lane 1:
==> flow/design.v (excerpt) <==
module ALU(
    input logic CLK,
    input logic RST,
    input logic ACT,
    input logic[3:0]  OP,
    input logic[1:0]  MOVI,
    input logic[31:0] REG_A,
    input logic[31:0] REG_B,
    input logic[31:0] MEM,
    input logic[31:0] IMM,
    output logic[31:0] DATA,
    output logic       RDY,
    output logic       VLD
);
export LEC_CHECK = 0
export CAP_MARGIN = 0
export CORE_MARGIN = 2
export CORE_UTILIZATION = 70
export CTS_CLUSTER_SIZE = 46
export HOLD_SLACK_MARGIN = 0.3
export SETUP_SLACK_MARGIN = -0.28
export SLEW_MARGIN = 20
export TNS_END_PERCENT = 40
create_clock -name core_clock -period 8.67 [get_ports {CLK}]
run.sh (not shown) runs the stock make flow with config.mk's settings and CLKGATE_MAP_FILE=.
In the summary table, lane 1 is marked failed, with error GRT-0116 raised in global routing (5_1_grt).
Changes in lane 2 relative to lane 1:
- CORE_UTILIZATION: 70 -> 19
- TNS_END_PERCENT: 40 -> unset
- CAP_MARGIN: 0 -> 20
- CTS_CLUSTER_SIZE: 46 -> unset
- HOLD_SLACK_MARGIN: 0.3 -> unset
- SETUP_SLACK_MARGIN: -0.28 -> unset
- the clock period (ns, I/O delays scaled along): 8.67 -> 10.3
Findings:
Lane 2 finished every stage and its layout cleared the timing, design-rule and antenna checks. Lane 2 vs lane 1: total placed instance area up. On area of the core: lane 2 sits above lane 1. Measured against lane 2, the count of placed standard cells including taps of lane 1 comes out at 0.76 times the reference value. As far as area after synthesis goes, lane 1 and lane 2 are indistinguishable; the numbers are identical. From lane 2 to lane 1, synthesized cell count did not move at all. Going from lane 1 to lane 2, the die area was enlarged.
## Diff of input files: lane 3 against lane 2
- putting TNS_END_PERCENT at 5 where nothing was set
- putting CTS_CLUSTER_SIZE at 13 where nothing was set
- putting SETUP_SLACK_MARGIN at -0.92 where nothing was set
- swapping 19 for 40 in CORE_UTILIZATION
- swapping 10.3 for 10.5 in the clock period (ns, I/O delays scaled along)
## What came out
- Looking at total global routing track utilization, lane 3 sits 17 points above lane 2.
- Core utilization of the finished layout on lane 3 is up relative to lane 2.
- Lane 2 → lane 3: arrival time of the worst setup path moved up, count of final setup violators moved up.
- Relative to lane 2, lane 3 improves cell area.
- Taking lane 2 as the reference point, the number of antenna diodes of lane 3 rises by 2.
- Lane 2 completed; timing, DRC and antenna clean
- Lane 3: all stages done; final checks FAILED (negative setup slack).
- Relative to lane 2, first-pass GRT wire length has decreased by 4.1% in lane 3.
- The termination of the worst setup path comes out mult_res[57] in one run and mult_res[58] in the other, namely in lane 2 and lane 3 respectively.
- Lane 3 vs. lane 2: worst hold slack went down by 0.011 ns.
For lane 4, these inputs were changed with respect to lane 3:
- setting CORE_ASPECT_RATIO to 0.94 for the first time
- changing TNS_END_PERCENT from 5 to 25
- setting PLACE_DENSITY_LB_ADDON to 0.12 for the first time
- changing SLEW_MARGIN from 20 to 40
- changing CAP_MARGIN from 20 to 10
- removing SETUP_SLACK_MARGIN (formerly -0.92)
- removing CTS_CLUSTER_SIZE (formerly 13)
- setting ABC_AREA to 1 for the first time
- setting GPL_TIMING_DRIVEN to 1 for the first time
- setting CELL_PAD_IN_SITES_DETAIL_PLACEMENT to 1 for the first time
==> results <==
For combined area of all synthesized cells, dividing the value from lane 3 by the value from lane 4 gives 0.922. No stage failed in lane 4, and the final checks on the layout all came back clean. On lane 4: area of the synthesized netlist per yosys stat is about 8% higher than what lane 3 gave. On lane 4: multiplexer area fraction after synthesis is 2.2 points lower than what lane 3 gave. Lane 4 vs lane 3, topmost layer with routed signal wires: met4 vs met5. Number of flops mapped to enable cells by yosys came out exactly the same in lane 4 and lane 3. Lane 4 ends up with a worst setup slack that is 0.51 ns higher than in lane 3. Lane 4: initial antenna violation count is 5 lower than what lane 3 reported. Lane 3 → lane 4: met2 track utilization from global routing went up by 4.9 points; count of non-CTS inverters in the layout went up by about 90%; area share of and-or/or-and cells after synthesis went down by 4.1 points; final net count went up by 1131. Run comparison: lane 3 worst setup path startpoint MEM[9]; lane 4 worst setup path startpoint MOVI[0]. A highest-delay cell along the critical path of fa_1 is what lane 4 shows, while a31oi_1 belongs to lane 3.

* * *

job 4284:
The RTL this note starts from:
==> flow/design.v <==
module ALU(
    input logic CLK,
    input logic RST,
    input logic ACT,
    input logic[3:0]  OP,
    input logic[1:0]  MOVI,
    input logic[31:0] REG_A,
    input logic[31:0] REG_B,
    input logic[31:0] MEM,
    input logic[31:0] IMM,
    output logic[31:0] DATA,
    output logic       RDY,
    output logic       VLD
);
    typedef enum logic [1:0] {
        INIT,
        FIRST_STAGE,
        MUL_FIRST_STAGE,
        MUL_SECOND_STAGE
    } state_type;
    state_type state_curr;
    state_type state_next;
    logic[31:0] operand_A;
    logic[31:0] operand_B;
    logic[31:0] norm_res;
    logic[31:0] norm_reg;
    logic[63:0] mult_res;
    logic       mult_req;
    always_comb begin
        case (state_curr)
            INIT:
                if (ACT) begin
                    if (mult_req)
                        state_next = MUL_FIRST_STAGE;
                    else
                        state_next = FIRST_STAGE;
                end else
                     state_next = INIT;
            FIRST_STAGE:      state_next = INIT;
            MUL_FIRST_STAGE:  state_next = MUL_SECOND_STAGE;
            MUL_SECOND_STAGE: state_next = INIT;
        endcase
    end
    always_ff @(posedge CLK) begin
        if (RST) begin
            state_curr  <= INIT;
        end else begin
            state_curr <= state_next;
            if (state_next == MUL_FIRST_STAGE)
                mult_res <= operand_A * operand_B;
            if (state_next == FIRST_STAGE)
                norm_reg <= norm_res;
        end
    end
    always_comb begin
        case (state_curr)
            INIT:             DATA = 32'b0;
            FIRST_STAGE:      DATA = norm_reg;
            MUL_FIRST_STAGE:  DATA = mult_res[31:0];
            MUL_SECOND_STAGE: DATA = mult_res[63:32];
        endcase
    end
    assign operand_A = REG_A;
    assign VLD = (state_curr != INIT) & ~RST;
    assign RDY = state_curr == INIT;
    always_comb begin
        case (MOVI)
            2'b00:   operand_B = REG_B;
            2'b01:   operand_B = MEM;
            2'b10:   operand_B = IMM;
            default: operand_B = '0;
        endcase
    end
    always_comb begin
        norm_res = 32'b0;
        mult_req = 0;
        if (RDY) begin
            case (OP)
                4'b0000: norm_res = operand_A + operand_B;             
                4'b0001: norm_res = operand_A - operand_B;             
                4'b0010: mult_req = 1;                                 
                4'b0011: norm_res = {1'b0, operand_B[31:1]};           
                4'b0100: norm_res = {operand_B[30:0], 1'b0};           
                4'b0101: norm_res = {operand_B[0], operand_B[31:1]};   
                4'b0110: norm_res = {operand_B[30:0], operand_B[31]};  
                4'b0111: norm_res = ~operand_B;                        
                4'b1000: norm_res = operand_A & operand_B;             
                4'b1001: norm_res = operand_A | operand_B;             
                4'b1010: norm_res = operand_A ^ operand_B;             
                4'b1011: norm_res = ~(operand_A & operand_B);          
                4'b1100: norm_res = ~(operand_A | operand_B);          
                4'b1101: norm_res = ~(operand_A ^ operand_B);          
                4'b1110: norm_res = operand_B + 1;                     
                4'b1111: norm_res = operand_B - 1;                     
            endcase
        end
    end
endmodule
==> flow/config.mk <==
export PLATFORM = sky130hd
export DESIGN_NAME = ALU
export DESIGN_NICKNAME = ALU
export VERILOG_FILES = /design/flow/design.v
export SDC_FILE = /design/flow/constraint.sdc
export NUM_CORES = 4
export LEC_CHECK = 0
export ABC_AREA = 1
export CAP_MARGIN = 20
export CORE_ASPECT_RATIO = 1.02
export CORE_MARGIN = 2
export CORE_UTILIZATION = 25
export CTS_CLUSTER_DIAMETER = 82
export GPL_TIMING_DRIVEN = 0
export MAX_ROUTING_LAYER = met4
export PLACE_DENSITY_LB_ADDON = 0.15
export SLEW_MARGIN = 40
export TNS_END_PERCENT = 40
==> flow/constraint.sdc <==
create_clock -name core_clock -period 8.32 [get_ports {CLK}]
set_input_delay 1.6640 -clock core_clock [delete_from_list [all_inputs] [get_ports {CLK}]]
set_output_delay 1.6640 -clock core_clock [all_outputs]
set_load 0.01 [all_outputs]
Layout checks on job 4284: not met. Flow itself completed; violations: negative setup slack.
#### Input delta (job 5158 over job 4284)
- PLACE_DENSITY_LB_ADDON now 0.21, was 0.15
- SLEW_MARGIN now 20, was 40
- GPL_TIMING_DRIVEN now 1, was 0
- CORE_ASPECT_RATIO no longer set, was 1.02
==> results <==
- Relative to job 4284, largest fanout on the critical path decreased by 3 in job 5158.
- Diff job 5158..job 4284 | floorplan die area | negligible
- Row worst setup slack: job 5158 higher / job 4284 lower
- From job 4284 to job 5158 the numbers moved as follows: insertion delay of the later-clocked pin in the worst-skew pair has increased.
- Sort job 5158 and job 4284 by post-route cell area, ascending, and job 4284 comes first.
- [flow] job 5158 | stages: complete | final checks: fail | reason: negative setup slack
- Job 5158 against job 4284: cell count increased 222.
--- input diff job 5158..job 6641 ---
- TNS_END_PERCENT: 40 -> unset
- ABC_AREA: 1 -> unset
- PLACE_DENSITY_LB_ADDON: 0.21 -> unset
- CTS_CLUSTER_DIAMETER: 82 -> unset
- CORE_UTILIZATION: 25 -> 40
- MAX_ROUTING_LAYER: met4 -> unset
- GPL_TIMING_DRIVEN: 1 -> unset
- the clock period (ns, I/O delays scaled along): 8.32 -> 10.5
## What came out
No stage failed in job 6641, and the final checks on the layout all came back clean. STATUS worst setup slack: job 6641 wins against job 5158. Measured against each other, job 5158 and job 6641 differ in number of gates on the worst path with buffers counted, the higher figure coming from job 5158. Against job 5158, the final cell area of job 6641 is lower. Between job 5158 and job 6641, post-route fraction of the period consumed by the critical path is lower for job 6641, job 5158 comes in above that. Job 6641 vs. job 5158: clock-buffer cell count went up by 1. [compare] base=job 5158 new=job 6641: number of setup buffers added after CTS -48.
--- input diff job 6641..job 1799 ---
- CTS_CLUSTER_SIZE now 13, previously not set
- TNS_END_PERCENT now 40, previously not set
- SETUP_SLACK_MARGIN now -0.93, previously not set
- Job 1799 ends up with higher worst reg2reg path depth than job 6641 does.
- In job 1799 relative to job 6641, via count of the first global-routing pass had gone down slightly.
- [compare] base=job 6641 new=job 1799: global-route usage flat, routed wire length did not really move, number of maximum-capacitance violations closely matched the old numbers.
- [job 1799] flow finished | final checks: failed | reasons: negative setup slack
- Job 1799: largest net degree at the start of global routing lower than job 6641
